==> v25 <==
==> flow/design.v <==
module reflex_core (
    input wire clk,                   
    input wire rst_n,                 
    input wire signed [15:0] z_pos,   
    input wire signed [15:0] z_vel,   
    input wire signed [15:0] kp_gain,
    input wire signed [15:0] kd_gain,
    input wire signed [15:0] vel_threshold,  
    output reg signed [15:0] u_out,   
    output reg guardian_active        
);
    reg signed [31:0] p_term;
    reg signed [31:0] d_term;
    reg signed [31:0] raw_sum;
    localparam signed [15:0] MAX_OUT = 16'd2000;   
    localparam signed [15:0] MIN_OUT = -16'd2000;  
    always @(posedge clk or negedge rst_n) begin
        if (!rst_n) begin
            u_out <= 16'd0;
            guardian_active <= 1'b0;
            p_term <= 32'd0;
            d_term <= 32'd0;
        end else begin
            if (($signed(z_vel) > $signed(vel_threshold)) || 
                ($signed(z_vel) < -$signed(vel_threshold))) begin
                guardian_active <= 1'b1;
                d_term <= z_vel * (kd_gain <<< 1); 
            end else begin
                guardian_active <= 1'b0;
                d_term <= z_vel * kd_gain;
            end
            p_term <= z_pos * kp_gain;  
            raw_sum = -(p_term + d_term); 
            if (raw_sum > MAX_OUT) 
                u_out <= MAX_OUT;
            else if (raw_sum < MIN_OUT) 
                u_out <= MIN_OUT;
            else
                u_out <= raw_sum[15:0];  
        end
    end
endmodule
==> flow/run.sh <==
#!/bin/bash
# the make line also repeats each setting of config.mk as NAME=value (left out here)
make -C /OpenROAD-flow-scripts/flow DESIGN_CONFIG=/design/flow/config.mk WORK_HOME=/design/flow/orfs CLKGATE_MAP_FILE= finish
==> flow/config.mk <==
export PLATFORM = sky130hd
export DESIGN_NAME = reflex_core
export DESIGN_NICKNAME = reflex_core
export VERILOG_FILES = /design/flow/design.v
export SDC_FILE = /design/flow/constraint.sdc
export NUM_CORES = 4
export LEC_CHECK = 0
export ABC_AREA = 1
export CAP_MARGIN = 20
export CELL_PAD_IN_SITES_GLOBAL_PLACEMENT = 2
export CORE_MARGIN = 2
export CORE_UTILIZATION = 19
export CTS_CLUSTER_SIZE = 21
export GPL_ROUTABILITY_DRIVEN = 1
export GPL_TIMING_DRIVEN = 0
export HOLD_SLACK_MARGIN = 0.13
export MIN_ROUTING_LAYER = met2
export PLACE_DENSITY = 0.64
export SETUP_SLACK_MARGIN = 0.71
export SLEW_MARGIN = 20
export TNS_END_PERCENT = 50
==> flow/constraint.sdc <==
create_clock -name core_clock -period 9.42 [get_ports {clk}]
set_input_delay 1.8840 -clock core_clock [delete_from_list [all_inputs] [get_ports {clk}]]
set_output_delay 1.8840 -clock core_clock [all_outputs]
set_load 0.01 [all_outputs]
==> v20: changes against v25 <==
ABC_AREA = default   (was 1)
CELL_PAD_IN_SITES_GLOBAL_PLACEMENT = default   (was 2)
CORE_UTILIZATION = 40   (was 19)
CTS_CLUSTER_SIZE = default   (was 21)
GPL_ROUTABILITY_DRIVEN = default   (was 1)
GPL_TIMING_DRIVEN = default   (was 0)
HOLD_SLACK_MARGIN = default   (was 0.13)
MIN_ROUTING_LAYER = default   (was met2)
PLACE_DENSITY = default   (was 0.64)
SETUP_SLACK_MARGIN = default   (was 0.71)
TNS_END_PERCENT = default   (was 50)
==> flow/constraint.sdc (replaced) <==
create_clock -name core_clock -period 10.3 [get_ports {clk}]
set_input_delay 2.0600 -clock core_clock [delete_from_list [all_inputs] [get_ports {clk}]]
set_output_delay 2.0600 -clock core_clock [all_outputs]
set_load 0.01 [all_outputs]
==> v22: changes against v25 <==
ABC_AREA = default   (was 1)
CELL_PAD_IN_SITES_GLOBAL_PLACEMENT = default   (was 2)
CORE_UTILIZATION = 48   (was 19)
GPL_ROUTABILITY_DRIVEN = 0   (was 1)
GPL_TIMING_DRIVEN = default   (was 0)
HOLD_SLACK_MARGIN = default   (was 0.13)
MIN_ROUTING_LAYER = default   (was met2)
TNS_END_PERCENT = 20   (was 50)
==> flow/constraint.sdc (replaced) <==
create_clock -name core_clock -period 8.0 [get_ports {clk}]
set_input_delay 1.6000 -clock core_clock [delete_from_list [all_inputs] [get_ports {clk}]]
set_output_delay 1.6000 -clock core_clock [all_outputs]
set_load 0.01 [all_outputs]
==> v15: changes against v25 <==
ABC_AREA = default   (was 1)
CELL_PAD_IN_SITES_GLOBAL_PLACEMENT = default   (was 2)
CORE_UTILIZATION = 68   (was 19)
CTS_CLUSTER_SIZE = 99   (was 21)
GPL_ROUTABILITY_DRIVEN = default   (was 1)
GPL_TIMING_DRIVEN = default   (was 0)
HOLD_SLACK_MARGIN = default   (was 0.13)
MIN_ROUTING_LAYER = default   (was met2)
PLACE_DENSITY = 0.41   (was 0.64)
SETUP_SLACK_MARGIN = default   (was 0.71)
TNS_END_PERCENT = default   (was 50)
==> flow/constraint.sdc (replaced) <==
create_clock -name core_clock -period 6.72 [get_ports {clk}]
set_input_delay 1.3440 -clock core_clock [delete_from_list [all_inputs] [get_ports {clk}]]
set_output_delay 1.3440 -clock core_clock [all_outputs]
set_load 0.01 [all_outputs]
==> out/qor.csv <==
metric,value,unit
cp-endpoint,d_term[30]$_DFF_PN0_,
status,failed layout checks,
check.faults,negative setup slack,
wl_per_cell,19.98,um
via_count,22280,
rsz0062_at_grt,yes,
synthCells,2869,
timing.final.ws_setup,-0.2876,ns
muxShareOfSynthArea,0.7542,%
core_util_floorplan,68.87,%
critPathBufInv,8,
arrival,7.25,ns
setup_viol,13,
critPathSlowestCell,fa_2,
final-comb-area,22030,um2
layout.nonclk_buf_share,14.12,%
That was v15.
==> out/qor.csv <==
metric,value,unit
rsz0062_at_grt,yes,
syn_to_final_growth,19.39,%
synthCells,2869,
status,finished clean,
wl_per_cell,16.38,um
timing.final.ws_setup,0.7986,ns
arrival,7.44,ns
cp-endpoint,d_term[31]$_DFF_PN0_,
critPathBufInv,7,
layout.nonclk_buf_share,10.84,%
muxShareOfSynthArea,0.7542,%
crit_required,8.24,ns
setup_viol,0,
That was v22.
==> out/qor.csv <==
metric,value,unit
muxShareOfSynthArea,0.7542,%
arrival,9.26,ns
timing.final.ws_setup,1.259,ns
status,finished clean,
rsz0062_at_grt,no,
layout.nonclk_buf_share,3.695,%
setup_viol,0,
via_count,19080,
core_util_floorplan,40.29,%
wl_per_cell,15.76,um
synthCells,2869,
final-comb-area,20920,um2
That was v20.
==> out/qor.csv <==
metric,value,unit
status,finished clean,
synth-main-ff-cell,dfrtp_1,
end_kind,flip-flop,
arrival,8.65,ns
rsz0062_at_grt,no,
layout.nonclk_buf_share,3.680,%
critPathSlowestCell,fa_2,
core_util_floorplan,19.12,%
r2r-start,d_term[1]$_DFF_PN0_,
final-comb-area,20900,um2
via_count,30010,
muxShareOfSynthArea,0,%
wl_per_cell,15.59,um
start_kind,primary input,
timing.final.ws_setup,1.034,ns
cp-endpoint,p_term[28]$_DFF_PN0_,
That was v25.

---

==> build 18: inputs <==
// reflex_core: RTL as listed in full above, without the edits since
make LEC_CHECK=0 CAP_MARGIN=20 CORE_MARGIN=2 CORE_UTILIZATION=65 SETUP_SLACK_MARGIN=-0.38 SLEW_MARGIN=20 finish   # period 3.72 ns
run.sh (not shown) runs the stock make flow with config.mk's settings and CLKGATE_MAP_FILE=.
==> trial 27 (differences from build 18) <==
CORE_MARGIN = 10   (was 2)
CORE_UTILIZATION = 71   (was 65)
SETUP_SLACK_MARGIN = not set   (was -0.38)
SLEW_MARGIN = 5   (was 20)
TNS_END_PERCENT = 30   (was not set)
==> flow/constraint.sdc (replaced) <==
create_clock -name core_clock -period 13.1 [get_ports {clk}]
set_input_delay 2.6200 -clock core_clock [delete_from_list [all_inputs] [get_ports {clk}]]
set_output_delay 2.6200 -clock core_clock [all_outputs]
set_load 0.01 [all_outputs]
==> comparison table <==
Outcome: build 18 finished with violations; trial 27 no timing/DRC/antenna violations
Reasons for failing layout checks: build 18 setup timing; trial 27 -
Final worst clock skew: build 18 12.00 ps; trial 27 7.641 ps
Combinational share of cell area: build 18 67.16%; trial 27 76.05%
Non-CTS buffers: build 18 619; trial 27 101
Count of vias placed by the detailed router: build 18 21640; trial 27 19330
HPWL reported at the end of detailed placement: build 18 55.59 mm; trial 27 51.52 mm
Global-route wire length before repair: build 18 113.6 mm; trial 27 102.7 mm
MI comb area: build 18 22640 sq um; trial 27 20920 sq um
Actual transition at the worst max-transition pin: build 18 761.0 ps; trial 27 985.1 ps
Flip-flop and latch share of the layout cell area: build 18 6.012%; trial 27 7.369%
Non-filler instance count after layout: build 18 3948; trial 27 3365
Core ar.: build 18 39550 sq um; trial 27 35740 sq um
CP Launch Point: build 18 kd_gain[5]; trial 27 z_vel[15]
Worst reg2reg setup slack: build 18 -700 ps; trial 27 8240 ps
Number of setup buffers added after CTS: build 18 41; trial 27 0
Met1 Resource Use GR: build 18 45.41%; trial 27 33.84%
Height of the die: build 18 203.5 microns; trial 27 210.9 microns
Slowest cell delay on critical path: build 18 550 ps; trial 27 980 ps
Placer Congestion: build 18 0.9025; trial 27 0.9271
Total cell area at the placement stage: build 18 31590 sq um; trial 27 27140 sq um
Fp_density: build 18 65.44%; trial 27 72.41%

---

==> inputs of run a <==
// reflex_core: RTL as listed in full above, without the edits since
clock: 6.26 ns
lec_check: 0
abc_area: 0
cap_margin: 20
core_aspect_ratio: 0.92
core_margin: 2
core_utilization: 72
cts_cluster_diameter: 233
cts_cluster_size: 81
hold_slack_margin: -0.09
max_routing_layer: met4
min_routing_layer: met1
place_density: 0.95
setup_slack_margin: -0.39
slew_margin: 20
==> inputs of run b, as changes to run a <==
ABC_AREA = default   (was 0)
CORE_ASPECT_RATIO = default   (was 0.92)
CTS_CLUSTER_DIAMETER = default   (was 233)
CTS_CLUSTER_SIZE = 14   (was 81)
HOLD_SLACK_MARGIN = default   (was -0.09)
MAX_ROUTING_LAYER = default   (was met4)
MIN_ROUTING_LAYER = default   (was met1)
PLACE_DENSITY = default   (was 0.95)
PLACE_DENSITY_LB_ADDON = 0.24   (was default)
SETUP_SLACK_MARGIN = default   (was -0.39)
==> flow/constraint.sdc (replaced) <==
create_clock -name core_clock -period 6.32 [get_ports {clk}]
set_input_delay 1.2640 -clock core_clock [delete_from_list [all_inputs] [get_ports {clk}]]
set_output_delay 1.2640 -clock core_clock [all_outputs]
set_load 0.01 [all_outputs]
==> inputs of run c, as changes to run a <==
CORE_ASPECT_RATIO = 1.31   (was 0.92)
CORE_MARGIN = 10   (was 2)
CORE_UTILIZATION = 63   (was 72)
CTS_CLUSTER_SIZE = 98   (was 81)
HOLD_SLACK_MARGIN = 0.15   (was -0.09)
PLACE_DENSITY = default   (was 0.95)
TNS_END_PERCENT = 35   (was default)
==> flow/constraint.sdc (replaced) <==
create_clock -name core_clock -period 7.92 [get_ports {clk}]
set_input_delay 1.5840 -clock core_clock [delete_from_list [all_inputs] [get_ports {clk}]]
set_output_delay 1.5840 -clock core_clock [all_outputs]
set_load 0.01 [all_outputs]
==> metrics.csv <==
stage;metric;value;unit
floorplan;cell row count;69;
global_route;global-route met2 utilization;78.52;%
sta;Setup-failing EPs final;36;
floorplan;Core Area;35480;µm²
global_route;aggregate global routing overflow;0;
global_route;met3 track demand over resource in global routing;10.36;%
place;DPL Wire Length;56250;µm
floorplan;overall die area;37480;µm²
clock_network;post-cts resize count;502;
outcome;result of the run;finished with violations;
floorplan;x dimension of the die;193.6;µm
place;gpl congestion;0.9456;
clock_network;Post-CTS Setup Repair Bufs;89;
floorplan;initial standard-cell utilization of the core;72.94;%
sta;worst path setup slack after routing;-1441;ps
outcome;Layout Check Failures;setup timing;
# the run above: run b

==> metrics.csv <==
stage;metric;value;unit
floorplan;cell row count;84;
global_route;met3 track demand over resource in global routing;1.825;%
clock_network;Post-CTS Setup Repair Bufs;0;
clock_network;post-cts resize count;0;
floorplan;initial standard-cell utilization of the core;64.12;%
floorplan;Core Area;40360;µm²
sta;worst path setup slack after routing;-16.84;ps
sta;Setup-failing EPs final;3;
global_route;global-route met2 utilization;51.11;%
outcome;Layout Check Failures;setup timing;
global_route;aggregate global routing overflow;0;
floorplan;overall die area;49660;µm²
place;DPL Wire Length;55320;µm
outcome;result of the run;finished with violations;
place;gpl congestion;0.9835;
# the run above: run c

==> metrics.csv <==
stage;metric;value;unit
outcome;result of the run;stopped before the end;
outcome;Failed at;5_1_grt;
outcome;stop err;[ERROR GRT-0116] Global routing finished with congestion. Check the congestion regions in the DRC Viewer.;
floorplan;cell row count;66;
place;gpl congestion;1.022;
clock_network;CTS Hold Bufs;0;
floorplan;Core Area;35430;µm²
place;DPL Wire Length;69520;µm
floorplan;overall die area;37480;µm²
global_route;global-route met2 utilization;99.02;%
global_route;aggregate global routing overflow;502;
# the run above: run a


---

==> inputs of 01-24 <==
Starts from the design.v that is shown in full above.
clock: 8.0 ns
lec_check: 0
abc_area: 1
cap_margin: 20
cell_pad_in_sites_global_placement: 2
core_margin: 2
core_utilization: 19
cts_cluster_size: 21
gpl_routability_driven: 1
gpl_timing_driven: 0
min_routing_layer: met1
place_density: 0.64
setup_slack_margin: 0.71
slew_margin: 20
tns_end_percent: 50
==> inputs of 03-18, as changes to 01-24 <==
- ABC_AREA: 1 -> unset
- CELL_PAD_IN_SITES_GLOBAL_PLACEMENT: 2 -> unset
- CORE_UTILIZATION: 19 -> 72
- CTS_CLUSTER_DIAMETER: unset -> 395
- CTS_CLUSTER_SIZE: 21 -> unset
- GPL_ROUTABILITY_DRIVEN: 1 -> unset
- GPL_TIMING_DRIVEN: 0 -> unset
- MIN_ROUTING_LAYER: met1 -> unset
- PLACE_DENSITY: 0.64 -> 0.36
- SETUP_SLACK_MARGIN: 0.71 -> -0.39
- TNS_END_PERCENT: 50 -> unset
==> flow/constraint.sdc (replaced) <==
create_clock -name core_clock -period 6.47 [get_ports {clk}]
set_input_delay 1.2940 -clock core_clock [delete_from_list [all_inputs] [get_ports {clk}]]
set_output_delay 1.2940 -clock core_clock [all_outputs]
set_load 0.01 [all_outputs]
==> qor summary <==
item	03-18	01-24
Final total negative setup slack	-9030 ps	0 ps
Max-Slew Margin vs Limit	49.8%	38.5%
Result of the run	finished with violations	complete, no violations
Violated checks	negative setup slack	-
Area fraction in xor and xnor cells	3.61%	3.16%
Netlist area before placement	25,900 µm²	27,400 µm²
Number of standard cells after synthesis	2,869	3,640
Layout Cells excl Fill	3,722	5,639
Worst hold slack	742 ps	851 ps
Worst Reg-to-Reg Cells	15	18
Worst slack after detailed placement	-1350 ps	-1150 ps
Overall global routing resource usage	41.2%	11.9%

---

==> trial 49: inputs <==
RTL: the design.v shown in full above, as it stands there.
export LEC_CHECK = 0
export ABC_AREA = 0
export CAP_MARGIN = 20
export CORE_ASPECT_RATIO = 1.78
export CORE_MARGIN = 2
export CORE_UTILIZATION = 72
export CTS_CLUSTER_DIAMETER = 233
export HOLD_SLACK_MARGIN = 0.15
export MAX_ROUTING_LAYER = met4
export MIN_ROUTING_LAYER = met1
export PLACE_DENSITY_LB_ADDON = 0.0
export SETUP_SLACK_MARGIN = 1.3
export SLEW_MARGIN = 20
create_clock -name core_clock -period 4.52 [get_ports {clk}]
==> inputs of build 25, as changes to trial 49 <==
==> flow/config.mk (replaced) <==
export PLATFORM = sky130hd
export DESIGN_NAME = reflex_core
export DESIGN_NICKNAME = reflex_core
export VERILOG_FILES = /design/flow/design.v
export SDC_FILE = /design/flow/constraint.sdc
export NUM_CORES = 4
export LEC_CHECK = 0
export CAP_MARGIN = 20
export CORE_MARGIN = 2
export CORE_UTILIZATION = 66
export SLEW_MARGIN = 20
==> flow/constraint.sdc (replaced) <==
create_clock -name core_clock -period 6.32 [get_ports {clk}]
set_input_delay 1.2640 -clock core_clock [delete_from_list [all_inputs] [get_ports {clk}]]
set_output_delay 1.2640 -clock core_clock [all_outputs]
set_load 0.01 [all_outputs]
==> inputs of build 27, as changes to trial 49 <==
--- a/flow/config.mk
+++ b/flow/config.mk
@@ -9,3 +9,3 @@
 export CAP_MARGIN = 20
-export CORE_ASPECT_RATIO = 1.78
+export CORE_ASPECT_RATIO = 0.92
 export CORE_MARGIN = 2
@@ -13,7 +13,7 @@
 export CTS_CLUSTER_DIAMETER = 233
-export HOLD_SLACK_MARGIN = 0.15
+export HOLD_SLACK_MARGIN = -0.09
 export MAX_ROUTING_LAYER = met4
 export MIN_ROUTING_LAYER = met1
-export PLACE_DENSITY_LB_ADDON = 0.0
-export SETUP_SLACK_MARGIN = 1.3
+export PLACE_DENSITY_LB_ADDON = 0.22
+export SETUP_SLACK_MARGIN = -0.39
 export SLEW_MARGIN = 20
==> flow/constraint.sdc (replaced) <==
create_clock -name core_clock -period 6.71 [get_ports {clk}]
set_input_delay 1.3420 -clock core_clock [delete_from_list [all_inputs] [get_ports {clk}]]
set_output_delay 1.3420 -clock core_clock [all_outputs]
set_load 0.01 [all_outputs]
==> inputs of build 33, as changes to trial 49 <==
--- a/flow/config.mk
+++ b/flow/config.mk
@@ -9,11 +9,12 @@
 export CAP_MARGIN = 20
-export CORE_ASPECT_RATIO = 1.78
+export CORE_ASPECT_RATIO = 0.92
 export CORE_MARGIN = 2
 export CORE_UTILIZATION = 72
-export CTS_CLUSTER_DIAMETER = 233
-export HOLD_SLACK_MARGIN = 0.15
+export CTS_CLUSTER_DIAMETER = 361
+export CTS_CLUSTER_SIZE = 51
+export HOLD_SLACK_MARGIN = -0.09
 export MAX_ROUTING_LAYER = met4
 export MIN_ROUTING_LAYER = met1
-export PLACE_DENSITY_LB_ADDON = 0.0
-export SETUP_SLACK_MARGIN = 1.3
+export PLACE_DENSITY = 0.38
+export SETUP_SLACK_MARGIN = -0.39
 export SLEW_MARGIN = 20
==> flow/constraint.sdc (replaced) <==
create_clock -name core_clock -period 5.96 [get_ports {clk}]
set_input_delay 1.1920 -clock core_clock [delete_from_list [all_inputs] [get_ports {clk}]]
set_output_delay 1.1920 -clock core_clock [all_outputs]
set_load 0.01 [all_outputs]
==> qor summary <==
quantity	trial 49	build 25	build 33	build 27
Outcome	stopped before the end	finished with violations	finished with violations	finished with violations
Failing step	global routing	-	-	-
Layout check failures	-	setup timing	setup timing	setup timing
Worst R2R Start	-	p_term[1]	d_term[1]	p_term[1]
Die Size	0.0375 sq mm	0.0408 sq mm	0.0375 sq mm	0.0375 sq mm
Post-route setup slack	-	-0.619 ns	-1.49 ns	-0.310 ns
Sequential cell count	-	81	81	81
Met3 layer wire length in the routed design	-	4710 um	13100 um	6200 um
Post-layout period usage of the worst path	-	110%	125%	105%
Area delta synth->final	-	27.7%	24.4%	18.2%
End point of the worst hold path	-	u_out[0]	u_out[0]	u_out[0]
Clock latency at the later pin of the worst-skew pair	-	0.35 ns	0.36 ns	0.36 ns
Detailed Routing Iterations Pass 1	-	7	12	6
Tally of OpenROAD warnings	-	31	32	27
Worst reg2reg endpoint	-	u_out[4]	u_out[4]	u_out[4]
Relative slew slack	-	51.4%	29.6%	43.4%
Number of design-rule violations left by the first detailed-router iteration	-	1615	3355	1952
Critical path endpoint	-	d_term[25]	d_term[30]	p_term[23]
Net count, final	-	4208	4147	4090
Clk tree area frac	-	0.942%	1.01%	1.09%
